--- flow/run.sh ---
#!/bin/bash
# the make line also repeats each setting of config.mk as NAME=value (left out here)
make -C /OpenROAD-flow-scripts/flow DESIGN_CONFIG=/design/flow/config.mk WORK_HOME=/design/flow/orfs CLKGATE_MAP_FILE= finish
--- flow/config.mk ---
export PLATFORM = sky130hd
export DESIGN_NAME = manager
export DESIGN_NICKNAME = manager
export VERILOG_FILES = /design/flow/design.v
export SDC_FILE = /design/flow/constraint.sdc
export NUM_CORES = 4
export LEC_CHECK = 0
export ABC_AREA = 1
export CAP_MARGIN = 15
export CORE_MARGIN = 2
export CORE_UTILIZATION = 58
export SLEW_MARGIN = 20
export TNS_END_PERCENT = 5
--- flow/constraint.sdc ---
create_clock -name core_clock -period 53.6 [get_ports {clk}]
set_input_delay 10.7200 -clock core_clock [delete_from_list [all_inputs] [get_ports {clk}]]
set_output_delay 10.7200 -clock core_clock [all_outputs]
set_load 0.01 [all_outputs]
--- flow/design.v ---
`timescale 1ns / 1ps
module change(
input clk,
input [9:0] n,
output reg[7:0]s1,
output reg[7:0]s2,
output reg[7:0]s3
    );
parameter zero = 8'b11000000;  
parameter one = 8'b11111001;   
parameter two = 8'b10100100;   
parameter three = 8'b10110000; 
parameter four = 8'b10011001;  
parameter five = 8'b10010010;  
parameter six = 8'b10000010;   
parameter seven = 8'b11111000; 
parameter eight = 8'b10000000; 
parameter nine = 8'b10010000;  
always@(posedge clk)begin
    case(n/100)
         0: s1<=zero;
         1: s1<=one;
         2: s1<=two;
         3: s1<=three;
         4: s1<=four;
         5: s1<=five;
         6: s1<=six;
         7: s1<=seven;
         8: s1<=eight;
         9: s1<=nine;
    endcase
    case((n-(n/100)*100)/10)
         0: s2<=zero;
         1: s2<=one;
         2: s2<=two;
         3: s2<=three;
         4: s2<=four;
         5: s2<=five;
         6: s2<=six;
         7: s2<=seven;
         8: s2<=eight;
         9: s2<=nine;
    endcase
    case(n-(n/100)*100-((n-(n/100)*100)/10)*10)
         0: s3<=zero;
         1: s3<=one;
         2: s3<=two;
         3: s3<=three;
         4: s3<=four;
         5: s3<=five;
         6: s3<=six;
         7: s3<=seven;
         8: s3<=eight;
         9: s3<=nine;
        endcase
end
endmodule
`timescale 1ns / 1ps
module turn(
input clk,rst,sw,
input [0:0]next,
input [3:0]n,  
output [9:0] num, 
output reg signed [31:0] n1,
output reg signed [31:0] n2,
output reg signed [31:0] n3,
output reg[7:0] show1,
output reg[7:0]show2,
output reg[7:0]show3
    );
reg [2:0]state,next_state;
parameter zero = 8'b11000000;  
parameter one = 8'b11111001;   
parameter two = 8'b10100100;   
parameter three = 8'b10110000; 
parameter four = 8'b10011001;  
parameter five = 8'b10010010;  
parameter six = 8'b10000010;   
parameter seven = 8'b11111000; 
parameter eight = 8'b10000000; 
parameter nine = 8'b10010000;  
parameter none=8'b11110111;
parameter start=3'b000;
parameter bai=3'b000;
parameter shi=3'b010;
parameter ge=3'b011;
reg [0:0]o;
reg flag1;
reg flag2;
reg e;
always@(posedge clk)
 if(n==12)e<=1'b1;
 else e<=1'b0;
wire [0:0]flag_out;
assign flag_out = (!flag2) && flag1;
always@(posedge clk)begin
	if(rst==1)begin
		flag1 <= 1'b0;
		flag2 <= 1'b0;
	end
	else begin
		flag1 <= e;
		flag2 <= flag1 ;
	end
end
always@(posedge clk)
    if(rst)begin   
        state<=bai;
    end
    else
    if(flag_out&&sw)
              state<=next_state;
always@(posedge clk)
    if(rst) next_state<=bai;
    else
    if(sw)
    case(state)
        bai:
            next_state<=shi;
        shi:
            next_state<=ge;
        ge:
            next_state<=bai;
    endcase
assign
 num=100*n1+10*n2+n3;
always@(posedge clk)
        if(rst)
        begin 
                n1<=0;
                n2<=0;
                n3<=0;
        end
        else if(sw)begin
        case(state)
                    bai:if(n<=9)n1<=n;
                    shi:if(n<=9)n2<=n;
                    ge:if(n<=9)n3<=n;
                endcase
        end       
always@(posedge clk)
    if(rst)
    begin    
        show1<=none;
        show2<=none;
        show3<=none;
    end
    else if(sw)
    begin
        case(n1)
            0: show1<=zero;
            1: show1<=one;
            2: show1<=two;
            3: show1<=three;
            4: show1<=four;
            5: show1<=five;
            6: show1<=six;
            7: show1<=seven;
            8: show1<=eight;
            9: show1<=nine;
        endcase
        case(n2)
            0: show2<=zero;
            1: show2<=one;
            2: show2<=two;
            3: show2<=three;
            4: show2<=four;
            5: show2<=five;
            6: show2<=six;
            7: show2<=seven;
            8: show2<=eight;
            9: show2<=nine;
        endcase
        case(n3)
            0: show3<=zero;
            1: show3<=one;
            2: show3<=two;
            3: show3<=three;
            4: show3<=four;
            5: show3<=five;
            6: show3<=six;
            7: show3<=seven;
            8: show3<=eight;
            9: show3<=nine;
               endcase
    end  
endmodule
`timescale 1ns / 1ps
module manager(
input clk,rst,rstk,sw,
input [0:0]next,
input [3:0]n,
input [2:0]mode,
input [9:0]moneyget,
input [9:0]timeget,
input swm,
input [0:0]nextt,
output reg[9:0]initial_money,
output reg [9:0]per_money,
output reg[9:0]num_of_park,
output reg[9:0]initial_vipmoney,
output reg [9:0]averagetime,
output reg[63:0]show
    );  
    reg nextti;
integer sumofcar;
reg [9:0]totaltime; 
reg [9:0]totalmoney;  
parameter set=3'b000;   
parameter ok=3'b001; 
parameter fail=3'b010;
parameter simoney=3'b011; 
parameter spmoney=3'b100; 
parameter snopark=3'b101;
parameter svmoney=3'b110;
parameter satime=3'b111;
parameter set_initial_money=3'b001;  
parameter set_per_money=3'b010;  
parameter set_initial_vipmoney=3'b011;  
parameter empty_park=3'b100;  
parameter set_park=3'b101;  
parameter show_money=3'b110;   
parameter zero = 8'b11000000;  
parameter one = 8'b11111001;   
parameter two = 8'b10100100;   
parameter three = 8'b10110000;
parameter four = 8'b10011001;  
parameter five = 8'b10010010;  
parameter six = 8'b10000010;   
parameter seven = 8'b11111000; 
parameter eight = 8'b10000000; 
parameter nine = 8'b10010000;  
parameter _A = 8'b10001000;    
parameter _B = 8'b10000011;    
parameter _C = 8'b11000110;    
parameter _D = 8'b10100001;    
parameter _E = 8'b10000110;    
parameter _F = 8'b10001110;    
parameter _G = 8'b11000010;    
parameter _H = 8'b10001001;    
parameter _I = 8'b11110000;    
parameter _J = 8'b11110001;    
parameter _K = 8'b10001010;    
parameter _L = 8'b11000111;    
parameter _M = 8'b11001000;    
parameter _N = 8'b10101011;    
parameter _O = 8'b10100011;    
parameter _P = 8'b10001100;    
parameter _Q = 8'b10011000;    
parameter _R = 8'b11001110;    
parameter _S = 8'b10110110;    
parameter _T = 8'b10000111;    
parameter _U = 8'b11000001;    
parameter _V = 8'b11100011;   
parameter _W = 8'b10000001;    
parameter _X = 8'b10011011;    
parameter _Y = 8'b10010001;    
parameter _Z = 8'b10100101;    
reg swt;
wire [9:0]num;
wire [3:0]n1t;
wire [3:0]n2t;
wire [3:0]n3t;
wire [7:0]show1t;
wire [7:0]show2t;
wire [7:0]show3t;
reg [2:0]state;
reg [2:0]next_state;
wire[7:0]im1;
wire[7:0]im2;
wire[7:0]im3;
wire[7:0]pm1;
wire[7:0]pm2;
wire[7:0]pm3;
wire[7:0]vim1;
wire[7:0]vim2;
wire[7:0]vim3;
wire[7:0]np1;
wire[7:0]np2;
wire[7:0]np3;
wire[7:0]at1;
wire[7:0]at2;
wire[7:0]at3;
turn t(.clk(clk),.rst(rstk),.sw(swt),.next(nextt),.n(n),.num(num),.n1(n1t),.n2(n2t),.n3(n3t),.show1(show1t),.show2(show2t),.show3(show3t));
change im(.clk(clk),.n(initial_money),.s1(im1),.s2(im2),.s3(im3));
change pm(.clk(clk),.n(per_money),.s1(pm1),.s2(pm2),.s3(pm3));
change vim(.clk(clk),.n(initial_vipmoney),.s1(vim1),.s2(vim2),.s3(vim3));
change np(.clk(clk),.n(num_of_park),.s1(np1),.s2(np2),.s3(np3));
change at(.clk(clk),.n(averagetime),.s1(at1),.s2(at2),.s3(at3));
reg e;
reg flag1;
reg flag2;
wire [0:0]flag_out;
always@(posedge clk)
 if(n==10)e<=1'b1;
 else e<=1'b0;
assign flag_out = (!flag2) && flag1;
always@(posedge clk)begin
	if(rst==1)begin
		flag1 <= 1'b0;
		flag2 <= 1'b0;
	end
	else begin
		flag1 <= e;
		flag2 <= flag1 ;
	end
end
reg flag11;
reg flag22;
wire [0:0]flag_out1;
assign flag_out1 = (!flag22) && flag11;
always@(posedge clk)begin
	if(rst==1)begin
		flag11 <= 1'b0;
		flag22 <= 1'b0;
	end
	else begin
		flag11 <= next;
		flag22 <= flag11 ;
	end
end
always@(posedge clk)    
      if(rst)
         begin
       if(mode==show_money)
            begin
               state<=simoney;
            end
            else begin 
              state<=set;
            end
       end
      else begin
         if(flag_out)begin
            state<=next_state;          
         end
      end
always@(posedge clk)
  if(rst)begin
  initial_money<=9;
          per_money<=5;        
          initial_vipmoney<=8;
          swt<=1'b1;
          num_of_park<=8;
          show<={8'b11111111,_M,_A,_N,_A,_G,_E,_R};    
end
  else 
  if(sw)begin    if(state==ok||state==fail)begin case(state)
   ok:
                                               show<={8'b11111111,_S,_U,_C,_C,_E,_S,_S};
                                           fail:
                                               show<={24'b11111111_11111111_11111111,_E,_R,_R,_O,_R};
                                               endcase
  end
  else if(sw)
                     case(mode)
                         set_initial_money:begin
                             show<={one,32'b11111111_11111111_11111111_11111111,show1t,show2t,show3t};
                             if(next&&num<20)
                             initial_money<=num;
                         end
                         set_per_money:begin
                             show<={two,32'b11111111_11111111_11111111_11111111,show1t,show2t,show3t}; 
                             if(next&&num<20)
                             per_money<=num;
                         end  
                         set_initial_vipmoney:begin
                             show<={three,32'b11111111_11111111_11111111_11111111,show1t,show2t,show3t}; 
                             if(next&&num<20)
                             initial_vipmoney<=num;
                         end
                         empty_park:
                             show<={four,16'b11111111_11111111,_E,_M,_P,_T,_Y}; 
                         set_park:begin
                             show<={five,32'b11111111_11111111_11111111_11111111,show1t,show2t,show3t};
                             if(next&&num<20)
                             num_of_park<=num;
                             end
                         show_money:
                               case(state)
                                          simoney:
                                              show<={one,one,one,16'b11111111_11111111,im1,im2,im3};
                                          spmoney:
                                              show<={two,two,two,16'b11111111_11111111,pm1,pm2,pm3}; 
                                          snopark:
                                              show<={three,three,three,16'b11111111_11111111,np1,np2,np3};
                                          svmoney:
                                              show<={four,four,four,16'b11111111_11111111,vim1,vim2,vim3};
                                          satime: 
                                              show<={seven,seven,seven,16'b11111111_11111111,at1,at2,at3};
                                          default:
                                          show<={one,one,one,16'b11111111_11111111,im1,im2,im3};
                                              endcase
                     endcase    
end
always@(posedge clk)      
    if(rst) next_state<=set;
    else
    begin
                   if(state==ok||state==fail)begin
                   next_state<=set;
                   end
                   else
                        case(mode)
                            set_initial_money:
                             if(num<20)
                                   next_state<=ok;
                                   else  next_state<=fail;
                            set_per_money:
                          if(num<20)
                                   next_state<=ok;
                              else  next_state<=fail;
                            set_initial_vipmoney:
                              if(num<20)
                                   next_state<=ok;
                                   else  next_state<=fail;
                            set_park:
                              if(num<20)
                                   next_state<=ok;
                                 else  next_state<=fail;
                            empty_park:
                                 next_state<=ok;
                            show_money:
                            case(state)
                            simoney:
                                 next_state<=spmoney;
                            spmoney:
                                 next_state<=snopark;
                            snopark:
                                 next_state<=svmoney;
                            svmoney:
                                 next_state<=satime;
                            default:
                                 next_state<= simoney;
                             endcase
                        endcase
                    end
always@(posedge clk)
  if(rst)begin
      totaltime<=0;
      totalmoney<=0;
      sumofcar<=0;
      averagetime<=0;
  end
  else if(swm)begin
      totaltime<=totaltime+timeget;
      totalmoney<=totalmoney+moneyget;
      sumofcar<=sumofcar+1;
      averagetime<=(sumofcar==0) ? 10'd0 : totaltime/sumofcar;
  end
endmodule
==> results.sh, run 1 <==
# implementation run metrics
export IMPL_post_synth_mux_area_share=0.00168
export IMPL_hp_class="register to register"
export IMPL_postLayoutSetupSlackWorst_ns=-9.31
export IMPL_drtAntennaViolNets=0
export IMPL_cts_htree_levels=2
export IMPL_die_size_mm2=0.117
export IMPL_critical_path_reg2reg_startpoint="sumofcar[29]"
export IMPL_drc=0
export IMPL_status="complete, but fails checks"
export IMPL_report_final_slew_viol_count=0
export IMPL_clock_skew_ns=0.0268
export IMPL_route_detailed_wl_per_inst_um=16.0
export IMPL_critPathBufInv=134
export IMPL_synth_area_yosys_mm2=0.0662
export IMPL_gp_congestion=0.985
export IMPL_postRouteWirelength_mm=226
export IMPL_first_global_vias=74500
export IMPL_crit_path_top_delay_cell="sky130_fd_sc_hd__a2111oi_4"
export IMPL_crit_reg2reg_capture="averagetime[0]"
export IMPL_setup_viol_count_final=4
export IMPL_post_route_period_util=1.17
export IMPL_crit_arrival_ns=63.41
export IMPL_synth_yosys_warnings=6
export IMPL_crit_path_frequent_cell="sky130_fd_sc_hd__buf_4"
export IMPL_grt_max_degree=65
export IMPL_top_area_cell="sky130_fd_sc_hd__ha_1"
export IMPL_avgSynthCellArea_um2=6.37
export IMPL_coreArea_mm2=0.113
export IMPL_initial_drc_count=5331
export IMPL_post_cts_hold_buffer_count=0
export IMPL_critical_path_startpoint="sumofcar[29]"
export IMPL_post_synth_instance_area_mm2=0.0662
export IMPL_rrSetupSlack_ns=-9.31
export IMPL_fmaxAchievable_mhz=15.9
export IMPL_groute_usage_overall=0.359
export IMPL_yosysMostFrequentCell="sky130_fd_sc_hd__nand2_1"
export IMPL_netlist_top_cells_area="sky130_fd_sc_hd__ha_1, sky130_fd_sc_hd__nand2_1, sky130_fd_sc_hd__inv_1"
export IMPL_die_height_um=342
export IMPL_detailed_place_hpwl_mm=173
export IMPL_enable_flop_cells=108
export IMPL_yosys_stat_seqShare=0.105
export IMPL_synth_top_area_share=0.215
export IMPL_min_from="t.e"
export IMPL_register_to_register_path_depth=500
export IMPL_globalRoute_totalOverflow=0
export IMPL_clock_sink_count=293
export IMPL_dr_pass1_iters=9
export IMPL_final_core_util=0.796
export IMPL_async_flop_share=0
export IMPL_timing_critical_path_fanout_max=11
export IMPL_vias=78600
export IMPL_post_synth_ao_oa_area_fraction=0.178
export IMPL_dominant_kind_of_combinational_cell="simple AND/OR/NAND/NOR gates"
export IMPL_postSynthCellCount=10400
export IMPL_area_delta_synth_final_pct=35.6
export IMPL_cts_buffers_inserted=36
export IMPL_ys_sh_adder=0.221
export IMPL_floorplan_initialDensity=0.587
export IMPL_slowest_delay_ns=0.42
export IMPL_failed_layout_checks="setup timing"
export IMPL_worstSetupPathDepth=500
export IMPL_post_synth_xor_area_fraction=0.0934
export IMPL_hold_path_depth=2
export IMPL_post_route_minimum_period_ns=62.91
export IMPL_startpoint_type="register"
export IMPL_final_hold_viol_count=0
export IMPL_ys_seq_elements=293
export IMPL_worstPathRequired_ns=54.11
export IMPL_critical_path_top_delay_family="AND-OR/OR-AND gates"
export IMPL_synth_simple_gate_area_share=0.303
export IMPL_clock_path_buffers=3
export IMPL_clk_pin_slew_ns=0.07
export IMPL_grt_first_pass_wirelength_mm=353
export IMPL_post_synth_num_cell_types=89
export IMPL_synth_cells_most_frequent="sky130_fd_sc_hd__nand2_1, sky130_fd_sc_hd__inv_1, sky130_fd_sc_hd__ha_1, sky130_fd_sc_hd__a21oi_1, sky130_fd_sc_hd__nand3_1"
export IMPL_tritoncts_clock_tree="done"
export IMPL_ctsRootBufferMaster="sky130_fd_sc_hd__clkbuf_16"
export IMPL_crit_path_capture="averagetime[0]"
export IMPL_timing_max_slew_rel_slack=0.240
export IMPL_final_net_count=13800
export IMPL_rsz0062_at_grt="true"
export IMPL_warnings=90
export IMPL_worst_slew_pin_slew_ns=1.14
export IMPL_place_port_buffers=127
export IMPL_count_of_pins_on_the_block_boundary=148
export IMPL_postSynth_topFlopCell="sky130_fd_sc_hd__dfxtp_1"
export IMPL_crit_type="register to register"
export IMPL_placement_rows=123
export IMPL_holdPathEnd="t.flag1"
export IMPL_worst_skew_pair_late_latency_ns=0.58
export IMPL_synth_cells_yosys=10400
export IMPL_vias_per_cell=5.57
export IMPL_antenna_found_initial=4
export IMPL_critPathCaptureType="register"
export IMPL_maximum_capacitance_violations=0
export IMPL_die_x_um=342
==> what timing repair did <==
item,4_1_cts,5_1_grt
setup endpoints to repair,5,7
cloned,0,6
pin swaps,78,341
setup buffers,124,101
resized,203,616
==> stage by stage <==
stage                     hold WS, ns  worst slack (ns)  cell area, um2  setup TNS, ns  std cells
after floorplan                 0.388             -7.11           67100         -14.18      10500
after global placement          0.398            -10.42           83600         -25.64      13800
after detailed placement        0.405            -12.33           83600         -34.17      13800
after CTS                       0.415             -8.51           86400         -19.22      14000
after global routing            0.432            -13.22           89800         -39.13      14100
final                           0.411             -9.31           89800         -21.95      14100
==> routing by layer <==
layer / track usage / part of all wire / vias up / routed length (um)
met3: 0.0387 / 0.060 / 768 / 13500
li1: - / - / 39100 / -
met4: 0.164 / 0.055 / 0 / 12500
met2: 0.644 / 0.48 / 2515 / 108000
met1: 0.429 / 0.41 / 36200 / 91800
met5: 0 / 0 / - / 0
==> area by class of cell <==
cell class                 instances  area (um2)
clock inverter                    18         226
fill                            8364       23000
multi-input combinational       8489       56500
sequential                       293        6950
inverter                        1538        5870
timing repair buffer            2230       17400
timing repair inverter             1        8.76
tap                             1500        1880
antenna                            2        5.00
clock buffer                      47         993
==> run 2: changes to the inputs <==
ABC_AREA = 0   (was 1)
CAP_MARGIN = 20   (was 15)
CORE_UTILIZATION = 65   (was 58)
HOLD_SLACK_MARGIN = -0.1   (was unset)
clock period = 60.6 ns   (was 53.6 ns; I/O delays follow)
==> run 2 against run 1 <==
Compared with the run above:
- the layout still fails its checks (setup timing)
- register-to-register slack got worse by 0.84 ns
- synthesized cell count decreased by 11%
- area after synthesis increased by 3.3%
- critical path depth decreased by 115
- clock skew decreased by 0.016 ns
- critical path type unchanged
- critical endpoint unchanged
==> results.sh, run 2 <==
# implementation run metrics
export IMPL_status="complete, but fails checks"
export IMPL_failed_layout_checks="setup timing"
export IMPL_critical_path_reg2reg_startpoint="sumofcar[22]"
export IMPL_worst_skew_pair_late_latency_ns=0.63
export IMPL_clock_sink_count=293
export IMPL_rsz0062_at_grt="true"
export IMPL_register_to_register_path_depth=385
export IMPL_setup_viol_count_final=4
export IMPL_worstPathRequired_ns=61.06
export IMPL_dr_pass1_iters=9
export IMPL_synth_simple_gate_area_share=0.224
export IMPL_report_final_slew_viol_count=0
export IMPL_vias=81100
export IMPL_final_hold_viol_count=0
export IMPL_cts_buffers_inserted=31
export IMPL_post_synth_instance_area_mm2=0.0684
export IMPL_dominant_kind_of_combinational_cell="AND-OR/OR-AND gates"
export IMPL_netlist_top_cells_area="sky130_fd_sc_hd__ha_1, sky130_fd_sc_hd__dfxtp_1, sky130_fd_sc_hd__nor2_1"
export IMPL_post_synth_xor_area_fraction=0.0791
export IMPL_critPathBufInv=60
export IMPL_ctsRootBufferMaster="sky130_fd_sc_hd__clkbuf_16"
export IMPL_final_instance_count_without_filler_cells=12400
export IMPL_postSynth_topFlopCell="sky130_fd_sc_hd__dfxtp_1"
export IMPL_ys_sh_adder=0.216
export IMPL_first_global_vias=77000
export IMPL_yosys_stat_seqShare=0.102
export IMPL_drc=0
export IMPL_route_detailed_wl_per_inst_um=20.2
export IMPL_hold_path_depth=1
export IMPL_antenna_found_initial=5
export IMPL_tritoncts_clock_tree="done"
export IMPL_crit_path_top_delay_cell="sky130_fd_sc_hd__or4_4"
export IMPL_slowest_delay_ns=0.56
export IMPL_post_synth_mux_area_share=0.0470
export IMPL_die_height_um=328
export IMPL_placedInstanceArea_mm2=0.0828
export IMPL_gp_congestion=1.02
export IMPL_coreArea_mm2=0.105
export IMPL_grt_max_degree=74
export IMPL_async_flop_share=0
export IMPL_place_port_buffers=127
export IMPL_postSynthCellCount=9250
export IMPL_crit_arrival_ns=71.21
export IMPL_area_delta_synth_final_pct=26.8
export IMPL_holdPathEnd="t.show1[4]"
export IMPL_synth_cells_yosys=9250
export IMPL_synth_cells_most_frequent="sky130_fd_sc_hd__ha_1, sky130_fd_sc_hd__nor2_1, sky130_fd_sc_hd__nand2_1, sky130_fd_sc_hd__a21oi_1, sky130_fd_sc_hd__o21ai_0"
export IMPL_die_size_mm2=0.108
export IMPL_rrSetupSlack_ns=-10.15
export IMPL_die_x_um=328
export IMPL_placement_rows=119
export IMPL_clk_pin_slew_ns=0.07
export IMPL_dp_cells=12100
export IMPL_critPathCaptureType="register"
export IMPL_post_route_minimum_period_ns=70.75
export IMPL_crit_path_capture="averagetime[0]"
export IMPL_clock_skew_ns=0.0111
export IMPL_crit_path_frequent_cell="sky130_fd_sc_hd__o21a_1"
export IMPL_postRouteWirelength_mm=250
export IMPL_initial_drc_count=8167
export IMPL_min_from="t.show1[4]"
export IMPL_cts_htree_levels=1
export IMPL_critical_path_top_delay_family="AND-OR/OR-AND gates"
export IMPL_warnings=90
export IMPL_startpoint_type="register"
export IMPL_critical_path_startpoint="sumofcar[22]"
export IMPL_grt_first_pass_wirelength_mm=386
export IMPL_final_net_count=12100
export IMPL_yosysMostFrequentCell="sky130_fd_sc_hd__ha_1"
export IMPL_synth_area_yosys_mm2=0.0684
export IMPL_synth_top_area_share=0.208
export IMPL_ys_seq_elements=293
export IMPL_worstSetupPathDepth=385
export IMPL_worst_slew_pin_slew_ns=1.23
export IMPL_timing_max_slew_rel_slack=0.158
export IMPL_hp_class="register to register"
export IMPL_final_design_area_no_fill_mm2=0.0868
export IMPL_drtAntennaViolNets=0
export IMPL_enable_flop_cells=108
export IMPL_post_synth_ao_oa_area_fraction=0.285
export IMPL_avgSynthCellArea_um2=7.40
export IMPL_postLayoutSetupSlackWorst_ns=-10.15
export IMPL_count_of_pins_on_the_block_boundary=148
export IMPL_groute_usage_overall=0.431
export IMPL_maximum_capacitance_violations=0
export IMPL_post_cts_hold_buffer_count=0
export IMPL_floorplan_initialDensity=0.653
export IMPL_post_route_period_util=1.17
export IMPL_crit_type="register to register"
export IMPL_globalRoute_totalOverflow=0
export IMPL_clock_path_buffers=3
export IMPL_top_area_cell="sky130_fd_sc_hd__ha_1"
export IMPL_fmaxAchievable_mhz=14.1
export IMPL_crit_reg2reg_capture="averagetime[0]"
export IMPL_post_synth_num_cell_types=148
export IMPL_synth_yosys_warnings=6
export IMPL_timing_critical_path_fanout_max=17
export IMPL_vias_per_cell=6.55
export IMPL_detailed_place_hpwl_mm=189
[run 2: layout make-up]
class | instances | area, um2
diodes | 3 | 7.51
clock buffers | 43 | 852
clock inverters | 15 | 183
fillers | 6906 | 18000
inverters | 499 | 1890
multi-input cells | 8216 | 60400
flip-flops and latches | 293 | 6950
well taps | 1391 | 1740
repair buffers | 1910 | 14800
[run 2: through the flow]
| stage | utilization | worst slack, ns | setup TNS (ns) | hold slack [ns] |
|---|---|---|---|---|
| 3_5_place_dp | 0.790 | -11.99 | -29.06 | 0.435 |
| 6_report | 0.828 | -10.15 | -21.94 | 0.468 |
| 3_3_place_gp | 0.790 | -10.33 | -22.62 | 0.438 |
| 4_1_cts | 0.820 | -7.71 | -14.74 | 0.468 |
| 5_1_grt | 0.828 | -12.94 | -32.22 | 0.495 |
| 2_1_floorplan | - | -8.26 | -16.12 | 0.414 |
[run 2: repair_timing]
| item | in CTS | in global routing |
|---|---|---|
| buffers inserted | 155 | 44 |
| cloned | 1 | 0 |
| resized | 210 | 79 |
| pin swaps | 218 | 134 |
| endpoints found under the setup margin | 4 | 4 |
[run 2: routing by layer]
layer,GRT usage,wire [um]
met5,0,128
met3,0.0833,26100
met4,0.244,16700
met1,0.523,96200
met2,0.711,111000
==> run 3: changes to the inputs <==
ABC_AREA = unset   (was 0)
CORE_UTILIZATION = 58   (was 65)
CTS_CLUSTER_DIAMETER = 393   (was unset)
HOLD_SLACK_MARGIN = unset   (was -0.1)
TNS_END_PERCENT = 10   (was 5)
clock period = 98.4 ns   (was 60.6 ns; I/O delays follow)
==> run 3 against run 2 <==
Compared with the run above:
- cell count shrank 12%
- critical path type unchanged
- maximum frequency is 22% lower
- routed wire length down 11%
- die area is 12% higher
- critical path depth decreased by 16
- worst setup slack better by 17 ns
- the run now finishes clean
- register-to-register slack improved by 17 ns
- core utilization is 21 points lower
- clock skew grew 0.010 ns
- area after synthesis unchanged
==> results.sh, run 3 <==
# implementation run metrics
export IMPL_crit_path_top_delay_cell="sky130_fd_sc_hd__nor2_1"
export IMPL_postSynthCellCount=9250
export IMPL_startpoint_type="register"
export IMPL_hold_path_depth=1
export IMPL_crit_type="register to register"
export IMPL_fmaxAchievable_mhz=11.0
export IMPL_yosys_stat_seqShare=0.102
export IMPL_crit_arrival_ns=91.71
export IMPL_final_net_count=10500
export IMPL_crit_path_capture="averagetime[0]"
export IMPL_report_final_slew_viol_count=0
export IMPL_critical_path_startpoint="sumofcar[31]"
export IMPL_drtAntennaViolNets=0
export IMPL_die_height_um=347
export IMPL_ctsRootBufferMaster="sky130_fd_sc_hd__clkbuf_16"
export IMPL_holdPathEnd="t.flag1"
export IMPL_globalRoute_totalOverflow=0
export IMPL_coreArea_mm2=0.118
export IMPL_ys_seq_elements=293
export IMPL_top_area_cell="sky130_fd_sc_hd__ha_1"
export IMPL_dominant_kind_of_combinational_cell="AND-OR/OR-AND gates"
export IMPL_avgSynthCellArea_um2=7.40
export IMPL_critical_path_top_delay_family="AND-OR/OR-AND gates"
export IMPL_critical_path_reg2reg_startpoint="sumofcar[31]"
export IMPL_enable_flop_cells=108
export IMPL_place_port_buffers=127
export IMPL_post_synth_ao_oa_area_fraction=0.285
export IMPL_vias_per_cell=6.49
export IMPL_synth_top_area_share=0.208
export IMPL_yosysMostFrequentCell="sky130_fd_sc_hd__ha_1"
export IMPL_tritoncts_clock_tree="done"
export IMPL_gp_congestion=0.982
export IMPL_vias=70200
export IMPL_post_cts_resized_instances=0
export IMPL_warnings=87
export IMPL_final_setup_tns_ns=0
export IMPL_floorplan_initialDensity=0.582
export IMPL_clock_skew_ns=0.0214
export IMPL_register_to_register_path_depth=369
export IMPL_post_synth_xor_area_fraction=0.0791
export IMPL_clk_pin_slew_ns=0.07
export IMPL_worst_slew_pin_slew_ns=1.28
export IMPL_worstPathRequired_ns=98.84
export IMPL_worstSetupPathDepth=369
export IMPL_hp_class="register to register"
export IMPL_synth_cells_most_frequent="sky130_fd_sc_hd__ha_1, sky130_fd_sc_hd__nor2_1, sky130_fd_sc_hd__nand2_1, sky130_fd_sc_hd__a21oi_1, sky130_fd_sc_hd__o21ai_0"
export IMPL_cts_htree_levels=2
export IMPL_rsz0062_at_grt="false"
export IMPL_critPathBufInv=16
export IMPL_final_hold_viol_count=0
export IMPL_synth_yosys_warnings=6
export IMPL_final_design_area_no_fill_mm2=0.0725
export IMPL_placedInstanceArea_mm2=0.0713
export IMPL_drc=0
export IMPL_grt_max_degree=84
export IMPL_post_cts_setup_repair_bufs=0
export IMPL_post_synth_mux_area_share=0.0470
export IMPL_antenna_found_initial=12
export IMPL_status="timing/DRC/antenna clean"
export IMPL_min_from="t.e"
export IMPL_postRouteWirelength_mm=222
export IMPL_crit_reg2reg_capture="averagetime[0]"
export IMPL_placement_rows=126
export IMPL_grt_first_pass_wirelength_mm=347
export IMPL_setup_viol_count_final=0
export IMPL_first_global_vias=63900
export IMPL_clock_path_buffers=3
export IMPL_maximum_capacitance_violations=0
export IMPL_timing_critical_path_fanout_max=50
export IMPL_route_detailed_wl_per_inst_um=20.5
export IMPL_netlist_top_cells_area="sky130_fd_sc_hd__ha_1, sky130_fd_sc_hd__dfxtp_1, sky130_fd_sc_hd__nor2_1"
export IMPL_post_synth_num_cell_types=148
export IMPL_crit_path_frequent_cell="sky130_fd_sc_hd__o21a_1"
export IMPL_synth_area_yosys_mm2=0.0684
export IMPL_die_size_mm2=0.121
export IMPL_slowest_delay_ns=0.72
export IMPL_worst_skew_pair_late_latency_ns=0.59
export IMPL_synth_cells_yosys=9250
export IMPL_postSynth_topFlopCell="sky130_fd_sc_hd__dfxtp_1"
export IMPL_area_delta_synth_final_pct=5.94
export IMPL_die_x_um=347
export IMPL_cts_buffers_inserted=35
export IMPL_post_cts_hold_buffer_count=0
export IMPL_critPathCaptureType="register"
export IMPL_post_route_period_util=0.928
export IMPL_postLayoutSetupSlackWorst_ns=7.13
export IMPL_detailed_place_hpwl_mm=174
export IMPL_dr_pass1_iters=8
export IMPL_rrSetupSlack_ns=7.13
export IMPL_synth_simple_gate_area_share=0.224
export IMPL_initial_drc_count=6931
export IMPL_post_synth_instance_area_mm2=0.0684
export IMPL_ys_sh_adder=0.216
export IMPL_count_of_pins_on_the_block_boundary=148
export IMPL_preCtsSetupSlack_ns=8.20
export IMPL_groute_usage_overall=0.352
export IMPL_async_flop_share=0
export IMPL_timing_max_slew_rel_slack=0.137
export IMPL_clock_sink_count=293
export IMPL_post_route_minimum_period_ns=91.27
run 3: area by class of cell:
| cell class | count | area, um2 |
|---|---|---|
| multi-input cells | 8216 | 58700 |
| fillers | 11100 | 45100 |
| flip-flops and latches | 293 | 6950 |
| repair buffers | 216 | 1940 |
| well taps | 1536 | 1920 |
| inverters | 499 | 1880 |
| clock buffers | 48 | 978 |
| clock inverters | 16 | 159 |
| diodes | 2 | 5.00 |
run 3: metal layers:
| layer | track usage | share of wire |
|---|---|---|
| met3 | 0.0613 | 0.10 |
| met5 | 0 | 0.000099 |
| met4 | 0.105 | 0.033 |
| met1 | 0.509 | 0.46 |
| met2 | 0.528 | 0.41 |
run 3: stage by stage:
step | hold slack, ns | utilization | instances
after CTS | 0.453 | 0.616 | 10800
final | 0.452 | 0.616 | 10800
after global placement | 0.436 | 0.606 | 10800
after floorplan | 0.414 | - | 9328
after detailed placement | 0.429 | 0.606 | 10800
after global routing | 0.467 | 0.616 | 10800
==> run 4: changes to the inputs <==
ABC_AREA = 1   (was unset)
CAP_MARGIN = 15   (was 20)
CELL_PAD_IN_SITES_GLOBAL_PLACEMENT = 0   (was unset)
CORE_UTILIZATION = 72   (was 58)
CTS_CLUSTER_DIAMETER = 227   (was 393)
GPL_ROUTABILITY_DRIVEN = 1   (was unset)
GPL_TIMING_DRIVEN = 1   (was unset)
MAX_ROUTING_LAYER = met4   (was unset)
MIN_ROUTING_LAYER = met1   (was unset)
PLACE_DENSITY_LB_ADDON = 0.22   (was unset)
SETUP_SLACK_MARGIN = 2.35   (was unset)
TNS_END_PERCENT = unset   (was 10)
clock period = 58.3 ns   (was 98.4 ns; I/O delays follow)
==> run 4 against run 3 <==
Compared with the run above:
- the run now fails in global routing (5_1_grt)
- area after synthesis shrank 3.2%
- die area down 22%
- synthesized cell count increased by 12%
==> results.sh, run 4 <==
# physical design summary
export IMPL_status="stopped before the end"
export IMPL_outcome_stop_stage="global routing (5_1_grt)"
export IMPL_stop_error="[ERROR GRT-0116] Global routing finished with congestion. Check the congestion regions in the DRC Viewer."
export IMPL_coreArea_mm2=0.0914
export IMPL_avgSynthCellArea_um2=6.37
export IMPL_yosys_stat_seqShare=0.105
export IMPL_yosysMostFrequentCell="sky130_fd_sc_hd__nand2_1"
export IMPL_synth_cells_most_frequent="sky130_fd_sc_hd__nand2_1, sky130_fd_sc_hd__inv_1, sky130_fd_sc_hd__ha_1, sky130_fd_sc_hd__a21oi_1, sky130_fd_sc_hd__nand3_1"
export IMPL_netlist_top_cells_area="sky130_fd_sc_hd__ha_1, sky130_fd_sc_hd__nand2_1, sky130_fd_sc_hd__inv_1"
export IMPL_ys_sh_adder=0.221
export IMPL_floorplan_initialDensity=0.725
export IMPL_postSynthCellCount=10400
export IMPL_placedInstanceArea_mm2=0.0830
export IMPL_clock_sink_count=293
export IMPL_postSynth_topFlopCell="sky130_fd_sc_hd__dfxtp_1"
export IMPL_post_synth_mux_area_share=0.00168
export IMPL_gp_congestion=1.04
export IMPL_preCtsSetupSlack_ns=-9.62
export IMPL_post_synth_instance_area_mm2=0.0662
export IMPL_top_area_cell="sky130_fd_sc_hd__ha_1"
export IMPL_place_port_buffers=127
export IMPL_synth_yosys_warnings=6
export IMPL_post_synth_xor_area_fraction=0.0934
export IMPL_globalRoute_totalOverflow=7709
export IMPL_synth_area_yosys_mm2=0.0662
export IMPL_detailed_place_hpwl_mm=205
export IMPL_placement_rows=111
export IMPL_synth_simple_gate_area_share=0.303
export IMPL_dominant_kind_of_combinational_cell="simple AND/OR/NAND/NOR gates"
export IMPL_dp_cells=13400
export IMPL_synth_cells_yosys=10400
export IMPL_count_of_pins_on_the_block_boundary=148
export IMPL_synth_top_area_share=0.215
export IMPL_cts_htree_levels=1
export IMPL_post_synth_ao_oa_area_fraction=0.178
export IMPL_groute_usage_overall=0.997
export IMPL_ys_seq_elements=293
export IMPL_die_x_um=307
export IMPL_ctsRootBufferMaster="sky130_fd_sc_hd__clkbuf_16"
export IMPL_post_cts_hold_buffer_count=0
export IMPL_post_synth_num_cell_types=89
export IMPL_cts_buffers_inserted=31
export IMPL_enable_flop_cells=108
export IMPL_clock_path_buffers=3
export IMPL_die_height_um=307
export IMPL_die_size_mm2=0.0944
export IMPL_async_flop_share=0
-- run 4: routing by layer --
layer  overflow  GRT usage
met3       1337      0.972
met4       1167      0.849
met1       1234      0.957
met5          -          -
met2       3971       1.13
-- run 4: repair_timing --
action	CTS
pin swaps	91
resized	181
setup endpoints to repair	5
setup buffers	54
gates cloned	1
==> run 5: changes to the inputs <==
CAP_MARGIN = 20   (was 15)
CELL_PAD_IN_SITES_GLOBAL_PLACEMENT = unset   (was 0)
CTS_CLUSTER_DIAMETER = 373   (was 227)
CTS_CLUSTER_SIZE = 31   (was unset)
GPL_ROUTABILITY_DRIVEN = unset   (was 1)
GPL_TIMING_DRIVEN = unset   (was 1)
MAX_ROUTING_LAYER = unset   (was met4)
MIN_ROUTING_LAYER = unset   (was met1)
PLACE_DENSITY_LB_ADDON = 0.21   (was 0.22)
SETUP_SLACK_MARGIN = unset   (was 2.35)
TNS_END_PERCENT = 5   (was unset)
clock period = 63.3 ns   (was 58.3 ns; I/O delays follow)
==> run 5 against run 4 <==
Compared with the run above:
- the flow again stops in global routing (5_1_grt)
- die area did not move
- synthesized cell count did not move
- area after synthesis did not move
==> results.sh, run 5 <==
# physical design summary
export IMPL_detailed_place_hpwl_mm=195
export IMPL_floorplan_initialDensity=0.725
export IMPL_ys_sh_adder=0.221
export IMPL_synth_cells_yosys=10400
export IMPL_clock_sink_count=293
export IMPL_synth_yosys_warnings=6
export IMPL_ys_seq_elements=293
export IMPL_synth_cells_most_frequent="sky130_fd_sc_hd__nand2_1, sky130_fd_sc_hd__inv_1, sky130_fd_sc_hd__ha_1, sky130_fd_sc_hd__a21oi_1, sky130_fd_sc_hd__nand3_1"
export IMPL_count_of_pins_on_the_block_boundary=148
export IMPL_synth_simple_gate_area_share=0.303
export IMPL_placement_rows=111
export IMPL_globalRoute_totalOverflow=1410
export IMPL_die_size_mm2=0.0944
export IMPL_top_area_cell="sky130_fd_sc_hd__ha_1"
export IMPL_groute_usage_overall=0.895
export IMPL_status="stopped before the end"
export IMPL_netlist_top_cells_area="sky130_fd_sc_hd__ha_1, sky130_fd_sc_hd__nand2_1, sky130_fd_sc_hd__inv_1"
export IMPL_post_synth_instance_area_mm2=0.0662
export IMPL_postSynthCellCount=10400
export IMPL_stop_error="[ERROR GRT-0116] Global routing finished with congestion. Check the congestion regions in the DRC Viewer."
export IMPL_async_flop_share=0
export IMPL_synth_area_yosys_mm2=0.0662
export IMPL_dominant_kind_of_combinational_cell="simple AND/OR/NAND/NOR gates"
export IMPL_avgSynthCellArea_um2=6.37
export IMPL_post_synth_num_cell_types=89
export IMPL_yosys_stat_seqShare=0.105
export IMPL_gp_congestion=1.00
export IMPL_clock_path_buffers=3
export IMPL_post_synth_ao_oa_area_fraction=0.178
export IMPL_ctsRootBufferMaster="sky130_fd_sc_hd__clkbuf_16"
export IMPL_post_cts_hold_buffer_count=0
export IMPL_post_synth_xor_area_fraction=0.0934
export IMPL_post_synth_mux_area_share=0.00168
export IMPL_die_height_um=307
export IMPL_die_x_um=307
export IMPL_place_port_buffers=127
export IMPL_cts_htree_levels=1
export IMPL_cts_buffers_inserted=13
export IMPL_coreArea_mm2=0.0914
export IMPL_postSynth_topFlopCell="sky130_fd_sc_hd__dfxtp_1"
export IMPL_enable_flop_cells=108
export IMPL_dp_cells=13400
export IMPL_synth_top_area_share=0.215
export IMPL_outcome_stop_stage="global routing (5_1_grt)"
export IMPL_yosysMostFrequentCell="sky130_fd_sc_hd__nand2_1"
==> run 5: layer usage <==
layer | global-route usage | GRT overflow
met4 | 0.948 | 445
met2 | 1.02 | 836
met5 | 0.617 | 10
met1 | 0.855 | 57
met3 | 0.805 | 62
==> run 5: through the flow <==
stage	setup slack, ns	util	instance area, um2	hold WS [ns]
after CTS	0.0178	0.929	84900	0.424
after detailed placement	-6.23	0.897	82000	0.397
after global placement	-1.67	0.897	82000	0.399
after floorplan	0.0235	-	66600	0.388
==> run 5: repair_timing <==
item / in CTS
endpoints found under the setup margin: 3
pin swaps: 144
resized: 422
buffers inserted: 126
gates cloned: 3
==> run 6: changes to the inputs <==
CAP_MARGIN = 5   (was 20)
CELL_PAD_IN_SITES_DETAIL_PLACEMENT = 2   (was unset)
CELL_PAD_IN_SITES_GLOBAL_PLACEMENT = 1   (was unset)
CORE_ASPECT_RATIO = 0.6   (was unset)
CORE_MARGIN = 3   (was 2)
CORE_UTILIZATION = 40   (was 72)
CTS_CLUSTER_DIAMETER = unset   (was 373)
CTS_CLUSTER_SIZE = unset   (was 31)
HOLD_SLACK_MARGIN = 0.3   (was unset)
MAX_ROUTING_LAYER = met4   (was unset)
PLACE_DENSITY_LB_ADDON = 0.2   (was 0.21)
SLEW_MARGIN = 35   (was 20)
TNS_END_PERCENT = 50   (was 5)
clock period = 120.0 ns   (was 63.3 ns; I/O delays follow)
==> run 6 against run 5 <==
Compared with the run above:
- the flow stops in detailed placement (3_5_place_dp)
- area after synthesis unchanged
- synthesized cell count unchanged
- die area up 81%
==> results.sh, run 6 <==
# physical design summary
export IMPL_enable_flop_cells=108
export IMPL_count_of_pins_on_the_block_boundary=148
export IMPL_die_height_um=321
export IMPL_synth_yosys_warnings=6
export IMPL_gp_congestion=0.929
export IMPL_yosys_stat_seqShare=0.105
export IMPL_async_flop_share=0
export IMPL_post_synth_num_cell_types=89
export IMPL_post_synth_ao_oa_area_fraction=0.178
export IMPL_place_port_buffers=127
export IMPL_post_synth_xor_area_fraction=0.0934
export IMPL_post_synth_mux_area_share=0.00168
export IMPL_placement_rows=114
export IMPL_yosysMostFrequentCell="sky130_fd_sc_hd__nand2_1"
export IMPL_synth_area_yosys_mm2=0.0662
export IMPL_coreArea_mm2=0.163
export IMPL_ys_sh_adder=0.221
export IMPL_synth_cells_most_frequent="sky130_fd_sc_hd__nand2_1, sky130_fd_sc_hd__inv_1, sky130_fd_sc_hd__ha_1, sky130_fd_sc_hd__a21oi_1, sky130_fd_sc_hd__nand3_1"
export IMPL_status="stopped before the end"
export IMPL_post_synth_instance_area_mm2=0.0662
export IMPL_synth_simple_gate_area_share=0.303
export IMPL_postSynth_topFlopCell="sky130_fd_sc_hd__dfxtp_1"
export IMPL_top_area_cell="sky130_fd_sc_hd__ha_1"
export IMPL_die_x_um=531
export IMPL_floorplan_initialDensity=0.407
export IMPL_avgSynthCellArea_um2=6.37
export IMPL_dominant_kind_of_combinational_cell="simple AND/OR/NAND/NOR gates"
export IMPL_postSynthCellCount=10400
export IMPL_netlist_top_cells_area="sky130_fd_sc_hd__ha_1, sky130_fd_sc_hd__nand2_1, sky130_fd_sc_hd__inv_1"
export IMPL_stop_error="[ERROR DPL-0033] detailed placement checks failed during check placement."
export IMPL_synth_top_area_share=0.215
export IMPL_die_size_mm2=0.171
export IMPL_outcome_stop_stage="detailed placement (3_5_place_dp)"
export IMPL_synth_cells_yosys=10400
export IMPL_ys_seq_elements=293
run 6: through the flow:
stage | hold slack (ns) | instance area (um2) | setup WS, ns | instances
3_3_place_gp | 0.402 | 70300 | 35.88 | 12700
2_1_floorplan | 0.388 | 66500 | 54.19 | 10500
==> run 7: changes to the inputs <==
ABC_AREA = 0   (was 1)
CAP_MARGIN = 20   (was 5)
CELL_PAD_IN_SITES_DETAIL_PLACEMENT = unset   (was 2)
CELL_PAD_IN_SITES_GLOBAL_PLACEMENT = 0   (was 1)
CORE_ASPECT_RATIO = unset   (was 0.6)
CORE_MARGIN = 2   (was 3)
CORE_UTILIZATION = 61   (was 40)
CTS_CLUSTER_DIAMETER = 60   (was unset)
HOLD_SLACK_MARGIN = unset   (was 0.3)
MAX_ROUTING_LAYER = met5   (was met4)
PLACE_DENSITY_LB_ADDON = 0.27   (was 0.2)
SETUP_SLACK_MARGIN = 0.53   (was unset)
SLEW_MARGIN = 20   (was 35)
TNS_END_PERCENT = 95   (was 50)
clock period = 57.4 ns   (was 120.0 ns; I/O delays follow)
==> run 7 against run 6 <==
Compared with the run above:
- the run fails in global routing (5_1_grt)
- area after synthesis up 3.3%
- die area down 33%
- synthesized cell count down 11%
==> results.sh, run 7 <==
# physical design summary
export IMPL_status="stopped before the end"
export IMPL_outcome_stop_stage="global routing (5_1_grt)"
export IMPL_count_of_pins_on_the_block_boundary=148
export IMPL_dp_cells=12200
export IMPL_netlist_top_cells_area="sky130_fd_sc_hd__ha_1, sky130_fd_sc_hd__dfxtp_1, sky130_fd_sc_hd__nor2_1"
export IMPL_clock_sink_count=293
export IMPL_placement_rows=122
export IMPL_async_flop_share=0
export IMPL_die_size_mm2=0.115
export IMPL_postSynthCellCount=9250
export IMPL_clock_path_buffers=3
export IMPL_ctsRootBufferMaster="sky130_fd_sc_hd__clkbuf_16"
export IMPL_yosys_stat_seqShare=0.102
export IMPL_place_port_buffers=127
export IMPL_ys_sh_adder=0.216
export IMPL_floorplan_initialDensity=0.617
export IMPL_gp_congestion=1.04
export IMPL_synth_simple_gate_area_share=0.224
export IMPL_synth_yosys_warnings=6
export IMPL_die_x_um=339
export IMPL_yosysMostFrequentCell="sky130_fd_sc_hd__ha_1"
export IMPL_post_cts_hold_buffer_count=0
export IMPL_post_synth_instance_area_mm2=0.0684
export IMPL_synth_cells_most_frequent="sky130_fd_sc_hd__ha_1, sky130_fd_sc_hd__nor2_1, sky130_fd_sc_hd__nand2_1, sky130_fd_sc_hd__a21oi_1, sky130_fd_sc_hd__o21ai_0"
export IMPL_synth_cells_yosys=9250
export IMPL_die_height_um=339
export IMPL_post_synth_xor_area_fraction=0.0791
export IMPL_top_area_cell="sky130_fd_sc_hd__ha_1"
export IMPL_cts_htree_levels=2
export IMPL_synth_area_yosys_mm2=0.0684
export IMPL_post_synth_mux_area_share=0.0470
export IMPL_postSynth_topFlopCell="sky130_fd_sc_hd__dfxtp_1"
export IMPL_enable_flop_cells=108
export IMPL_coreArea_mm2=0.111
export IMPL_detailed_place_hpwl_mm=195
export IMPL_post_synth_num_cell_types=148
export IMPL_ys_seq_elements=293
export IMPL_dominant_kind_of_combinational_cell="AND-OR/OR-AND gates"
export IMPL_post_synth_ao_oa_area_fraction=0.285
export IMPL_avgSynthCellArea_um2=7.40
export IMPL_cts_buffers_inserted=39
export IMPL_synth_top_area_share=0.208
run 7: through the flow:
stage	setup WS (ns)	instance area [um2]
after floorplan	-10.51	69900
after global placement	-8.99	83200
after detailed placement	-11.92	83200
after CTS	-8.28	87600
run 7: what timing repair did:
| action | 4_1_cts |
|---|---|
| resized | 193 |
| pin swaps | 236 |
| endpoints found under the setup margin | 4 |
| buffers inserted | 260 |
| cloned | 1 |
==> run 8: changes to the inputs <==
ABC_AREA = 1   (was 0)
CELL_PAD_IN_SITES_GLOBAL_PLACEMENT = unset   (was 0)
CORE_UTILIZATION = 60   (was 61)
CTS_CLUSTER_DIAMETER = unset   (was 60)
CTS_CLUSTER_SIZE = 98   (was unset)
MAX_ROUTING_LAYER = unset   (was met5)
PLACE_DENSITY = 0.37   (was unset)
PLACE_DENSITY_LB_ADDON = unset   (was 0.27)
SETUP_SLACK_MARGIN = unset   (was 0.53)
TNS_END_PERCENT = unset   (was 95)
clock period = 75.7 ns   (was 57.4 ns; I/O delays follow)
==> run 8 against run 7 <==
Compared with the run above:
- synthesized cell count rose by 12%
- area after synthesis fell by 3.2%
- die area fell by 1.6%
- now clean on timing, DRC and antenna
==> results.sh, run 8 <==
# implementation run metrics
export IMPL_worstSetupPathDepth=500
export IMPL_worst_skew_pair_late_latency_ns=0.61
export IMPL_enable_flop_cells=108
export IMPL_worstPathRequired_ns=76.23
export IMPL_dominant_kind_of_combinational_cell="simple AND/OR/NAND/NOR gates"
export IMPL_gp_congestion=0.978
export IMPL_cts_htree_levels=2
export IMPL_post_route_minimum_period_ns=69.39
export IMPL_post_route_period_util=0.917
export IMPL_postSynthCellCount=10400
export IMPL_hold_path_depth=2
export IMPL_maximum_capacitance_violations=0
export IMPL_synth_cells_most_frequent="sky130_fd_sc_hd__nand2_1, sky130_fd_sc_hd__inv_1, sky130_fd_sc_hd__ha_1, sky130_fd_sc_hd__a21oi_1, sky130_fd_sc_hd__nand3_1"
export IMPL_postRouteWirelength_mm=194
export IMPL_ys_sh_adder=0.221
export IMPL_ys_seq_elements=293
export IMPL_clock_path_buffers=3
export IMPL_initial_drc_count=4496
export IMPL_crit_type="register to register"
export IMPL_dr_pass1_iters=6
export IMPL_final_setup_tns_ns=0
export IMPL_final_net_count=12200
export IMPL_drtAntennaViolNets=0
export IMPL_clk_pin_slew_ns=0.07
export IMPL_crit_path_frequent_cell="sky130_fd_sc_hd__nand2_1"
export IMPL_register_to_register_path_depth=500
export IMPL_slowest_delay_ns=0.54
export IMPL_report_final_slew_viol_count=0
export IMPL_crit_arrival_ns=69.91
export IMPL_avgSynthCellArea_um2=6.37
export IMPL_hp_class="register to register"
export IMPL_drc=0
export IMPL_synth_cells_yosys=10400
export IMPL_place_port_buffers=127
export IMPL_cts_buffers_inserted=36
export IMPL_critical_path_reg2reg_startpoint="sumofcar[29]"
export IMPL_die_x_um=336
export IMPL_final_hold_viol_count=0
export IMPL_timing_critical_path_fanout_max=22
export IMPL_status="timing/DRC/antenna clean"
export IMPL_crit_path_capture="averagetime[0]"
export IMPL_vias_per_cell=5.60
export IMPL_placement_rows=121
export IMPL_final_design_area_no_fill_mm2=0.0748
export IMPL_holdPathEnd="t.flag2"
export IMPL_setup_viol_count_final=0
export IMPL_clock_skew_ns=0.0548
export IMPL_post_synth_num_cell_types=89
export IMPL_post_synth_mux_area_share=0.00168
export IMPL_floorplan_initialDensity=0.607
export IMPL_worst_slew_pin_slew_ns=1.07
export IMPL_min_from="t.flag1"
export IMPL_synth_top_area_share=0.215
export IMPL_first_global_vias=65800
export IMPL_final_instance_count_without_filler_cells=12500
export IMPL_timing_max_slew_rel_slack=0.281
export IMPL_critPathBufInv=80
export IMPL_clock_sink_count=293
export IMPL_netlist_top_cells_area="sky130_fd_sc_hd__ha_1, sky130_fd_sc_hd__nand2_1, sky130_fd_sc_hd__inv_1"
export IMPL_fmaxAchievable_mhz=14.4
export IMPL_coreArea_mm2=0.109
export IMPL_warnings=87
export IMPL_post_synth_instance_area_mm2=0.0662
export IMPL_post_synth_xor_area_fraction=0.0934
export IMPL_dp_cells=12400
export IMPL_critical_path_top_delay_family="AND-OR/OR-AND gates"
export IMPL_count_of_pins_on_the_block_boundary=148
export IMPL_globalRoute_totalOverflow=0
export IMPL_post_synth_ao_oa_area_fraction=0.178
export IMPL_critical_path_startpoint="sumofcar[29]"
export IMPL_startpoint_type="register"
export IMPL_antenna_found_initial=1
export IMPL_crit_reg2reg_capture="averagetime[0]"
export IMPL_grt_first_pass_wirelength_mm=314
export IMPL_detailed_place_hpwl_mm=158
export IMPL_ctsRootBufferMaster="sky130_fd_sc_hd__clkbuf_16"
export IMPL_vias=70300
export IMPL_synth_yosys_warnings=6
export IMPL_yosysMostFrequentCell="sky130_fd_sc_hd__nand2_1"
export IMPL_route_detailed_wl_per_inst_um=15.5
export IMPL_placedInstanceArea_mm2=0.0728
export IMPL_area_delta_synth_final_pct=13.0
export IMPL_die_height_um=336
export IMPL_top_area_cell="sky130_fd_sc_hd__ha_1"
export IMPL_critPathCaptureType="register"
export IMPL_yosys_stat_seqShare=0.105
export IMPL_die_size_mm2=0.113
export IMPL_grt_max_degree=82
export IMPL_postSynth_topFlopCell="sky130_fd_sc_hd__dfxtp_1"
export IMPL_crit_path_top_delay_cell="sky130_fd_sc_hd__a2111oi_1"
export IMPL_rrSetupSlack_ns=6.31
export IMPL_synth_area_yosys_mm2=0.0662
export IMPL_tritoncts_clock_tree="done"
export IMPL_synth_simple_gate_area_share=0.303
export IMPL_async_flop_share=0
export IMPL_groute_usage_overall=0.333
==> run 8: timing repair <==
item,in CTS,in global routing
cloned,0,1
endpoints found under the setup margin,1,3
resized,2,179
hold endpoints to repair,0,0
pin swaps,0,17
hold buffers,0,0
setup buffers,0,32
==> run 8: area by class of cell <==
type	instances	area [um2]
inverters	1538	5830
diodes	1	2.50
multi-input cells	8489	53500
repair inverters	1	7.51
clock buffers	50	1010
fillers	10100	34300
well taps	1476	1850
clock inverters	16	191
repair buffers	672	5490
flip-flops and latches	293	6950
==> run 8: layer usage <==
metal	share of wire	vias up	GRT usage
met4	0.042	0	0.131
met3	0.052	409	0.0361
li1	-	36000	-
met1	0.43	32200	0.403
met5	0	-	0
met2	0.47	1686	0.599
==> run 8: per-stage QoR <==
step,setup slack (ns),hold WS [ns],utilization
finish,6.31,0.422,0.686
global route,-0.248,0.449,0.686
CTS,0.184,0.426,0.678
detailed placement,0.215,0.405,0.667
global placement,1.53,0.403,0.667
floorplan,9.89,0.388,-
==> run 9: changes to the inputs <==
CAP_MARGIN = 0   (was 20)
CELL_PAD_IN_SITES_DETAIL_PLACEMENT = 2   (was unset)
CELL_PAD_IN_SITES_GLOBAL_PLACEMENT = 1   (was unset)
CORE_MARGIN = 7   (was 2)
CORE_UTILIZATION = 19   (was 60)
CTS_CLUSTER_DIAMETER = 129   (was unset)
CTS_CLUSTER_SIZE = unset   (was 98)
GPL_ROUTABILITY_DRIVEN = 1   (was unset)
GPL_TIMING_DRIVEN = 0   (was unset)
HOLD_SLACK_MARGIN = 0.25   (was unset)
MAX_ROUTING_LAYER = met4   (was unset)
MIN_ROUTING_LAYER = met1   (was unset)
PLACE_DENSITY = unset   (was 0.37)
PLACE_DENSITY_LB_ADDON = 0.21   (was unset)
SETUP_SLACK_MARGIN = 2.35   (was unset)
clock period = 57.1 ns   (was 75.7 ns; I/O delays follow)
==> run 9 against run 8 <==
Compared with the run above:
- the layout now fails its checks (setup timing)
- global-route usage fell by 18 points
- design area rose by 17%
- sequential share of layout area fell by 1.3 points
- count of clock-buffer cells in the layout rose by 2
- maximum frequency rose by 6.8%
- area after synthesis did not move
- non-clock buffer count rose by 198
- sequential cell count did not move
- core utilization fell by 43 points
- via count rose by 5.1%
==> results.sh, run 9 <==
# implementation run metrics
export IMPL_flop_area_mm2=0.00696
export IMPL_fmaxAchievable_mhz=15.4
export IMPL_grt_first_pass_wirelength_mm=453
export IMPL_initial_drc_count=2382
export IMPL_critPathBufInv=87
export IMPL_worst_slew_pin_slew_ns=1.16
export IMPL_final_hold_viol_count=0
export IMPL_holdPathEnd="flag1"
export IMPL_synth_area_yosys_mm2=0.0662
export IMPL_critical_path_top_delay_family="simple AND/OR/NAND/NOR gates"
export IMPL_grt_max_degree=21
export IMPL_post_synth_mux_area_share=0.00168
export IMPL_ys_seq_elements=293
export IMPL_floorplan_initialDensity=0.191
export IMPL_dr_pass1_iters=5
export IMPL_count_of_pins_on_the_block_boundary=148
export IMPL_synth_top_area_share=0.215
export IMPL_vias=73800
export IMPL_post_synth_instance_area_mm2=0.0662
export IMPL_worstPathRequired_ns=57.67
export IMPL_crit_path_top_delay_cell="sky130_fd_sc_hd__a2111oi_4"
export IMPL_post_synth_num_cell_types=89
export IMPL_drc=0
export IMPL_place_port_buffers=126
export IMPL_postSynth_topFlopCell="sky130_fd_sc_hd__dfxtp_1"
export IMPL_coreArea_mm2=0.346
export IMPL_enable_flop_cells=108
export IMPL_post_synth_ao_oa_area_fraction=0.178
export IMPL_post_synth_xor_area_fraction=0.0934
export IMPL_status="complete, but fails checks"
export IMPL_gp_congestion=0.850
export IMPL_timing_critical_path_fanout_max=8
export IMPL_postSynthCellCount=10400
export IMPL_ys_sh_adder=0.221
export IMPL_drtAntennaViolNets=0
export IMPL_avgSynthCellArea_um2=6.37
export IMPL_crit_reg2reg_capture="averagetime[0]"
export IMPL_post_route_minimum_period_ns=64.95
export IMPL_tritoncts_clock_tree="done"
export IMPL_worst_skew_pair_late_latency_ns=0.64
export IMPL_ctsRootBufferMaster="sky130_fd_sc_hd__clkbuf_16"
export IMPL_final_design_area_no_fill_mm2=0.0877
export IMPL_clock_path_buffers=3
export IMPL_route_detailed_wl_per_inst_um=19.2
export IMPL_groute_usage_overall=0.158
export IMPL_report_final_slew_viol_count=0
export IMPL_dp_cells=15200
export IMPL_critPathCaptureType="register"
export IMPL_first_global_vias=80000
export IMPL_area_delta_synth_final_pct=32.5
export IMPL_post_route_period_util=1.14
export IMPL_rsz0062_at_grt="true"
export IMPL_rrSetupSlack_ns=-7.85
export IMPL_vias_per_cell=4.66
export IMPL_combGateArea_mm2=0.0596
export IMPL_die_height_um=604
export IMPL_final_net_count=12400
export IMPL_clock_skew_ns=0.0438
export IMPL_hold_path_depth=2
export IMPL_register_to_register_path_depth=500
export IMPL_slowest_delay_ns=0.42
export IMPL_crit_path_frequent_cell="sky130_fd_sc_hd__nand2_2"
export IMPL_warnings=88
export IMPL_placedInstanceArea_mm2=0.0752
export IMPL_cts_buffers_inserted=39
export IMPL_synth_cells_most_frequent="sky130_fd_sc_hd__nand2_1, sky130_fd_sc_hd__inv_1, sky130_fd_sc_hd__ha_1, sky130_fd_sc_hd__a21oi_1, sky130_fd_sc_hd__nand3_1"
export IMPL_async_flop_share=0
export IMPL_synth_yosys_warnings=6
export IMPL_critical_path_reg2reg_startpoint="sumofcar[30]"
export IMPL_detailed_place_hpwl_mm=245
export IMPL_die_size_mm2=0.365
export IMPL_dominant_kind_of_combinational_cell="simple AND/OR/NAND/NOR gates"
export IMPL_crit_path_capture="averagetime[0]"
export IMPL_placement_rows=216
export IMPL_antenna_found_initial=16
export IMPL_top_area_cell="sky130_fd_sc_hd__ha_1"
export IMPL_fill_cells=41200
export IMPL_setup_viol_count_final=4
export IMPL_synth_cells_yosys=10400
export IMPL_min_from="e"
export IMPL_postRouteWirelength_mm=304
export IMPL_clock_sink_count=293
export IMPL_hp_class="register to register"
export IMPL_netlist_top_cells_area="sky130_fd_sc_hd__ha_1, sky130_fd_sc_hd__nand2_1, sky130_fd_sc_hd__inv_1"
export IMPL_timing_max_slew_rel_slack=0.225
export IMPL_cts_htree_levels=2
export IMPL_crit_arrival_ns=65.51
export IMPL_yosysMostFrequentCell="sky130_fd_sc_hd__nand2_1"
export IMPL_startpoint_type="register"
export IMPL_postLayoutSetupSlackWorst_ns=-7.85
export IMPL_critical_path_startpoint="sumofcar[30]"
export IMPL_crit_type="register to register"
export IMPL_globalRoute_totalOverflow=0
export IMPL_worstSetupPathDepth=500
export IMPL_yosys_stat_seqShare=0.105
export IMPL_final_instance_count_without_filler_cells=15900
export IMPL_clk_pin_slew_ns=0.06
export IMPL_synth_simple_gate_area_share=0.303
export IMPL_failed_layout_checks="setup timing"
export IMPL_maximum_capacitance_violations=0
export IMPL_die_x_um=604
[run 9: layout make-up]
type / instances / share of cell area
inverters: 1538 / 0.0684
clock inverters: 20 / 0.00338
plain buffers: 161 / 0.0178
diodes: 11 / 0.000314
flip-flops and latches: 293 / 0.0794
clock buffers: 52 / 0.0121
repair buffers: 709 / 0.0741
multi-input cells: 8491 / 0.679
well taps: 4578 / 0.0653
repair inverters: 1 / 0.0000999
[run 9: per-layer routing]
metal / share of wire / track usage / routed length, um / vias to the layer above
met5: 0 / - / 0 / -
met4: 0.019 / 0.0219 / 5920 / 0
met3: 0.021 / 0.0117 / 6530 / 243
met2: 0.51 / 0.293 / 156000 / 613
met1: 0.45 / 0.190 / 135000 / 36600
li1: - / - / - / 36400
[run 9: stage by stage]
| step | setup TNS [ns] | utilization | hold slack (ns) | setup slack, ns |
|---|---|---|---|---|
| 2_1_floorplan | -2.83 | - | 0.388 | -2.38 |
| 3_3_place_gp | -80.08 | 0.216 | 0.401 | -20.99 |
| 3_5_place_dp | -94.38 | 0.217 | 0.415 | -23.24 |
| 4_1_cts | -28.10 | 0.231 | 0.424 | -11.18 |
| 5_1_grt | -29.22 | 0.253 | 0.443 | -11.47 |
| 6_report | -16.11 | 0.253 | 0.416 | -7.85 |
[run 9: what timing repair did]
| item | 4_1_cts | 5_1_grt |
|---|---|---|
| hold buffers | 0 | 0 |
| cloned | 5 | 20 |
| setup buffers | 183 | 356 |
| pin swaps | 178 | 526 |
| endpoints found under the setup margin | 9 | 7 |
| resized | 472 | 1089 |
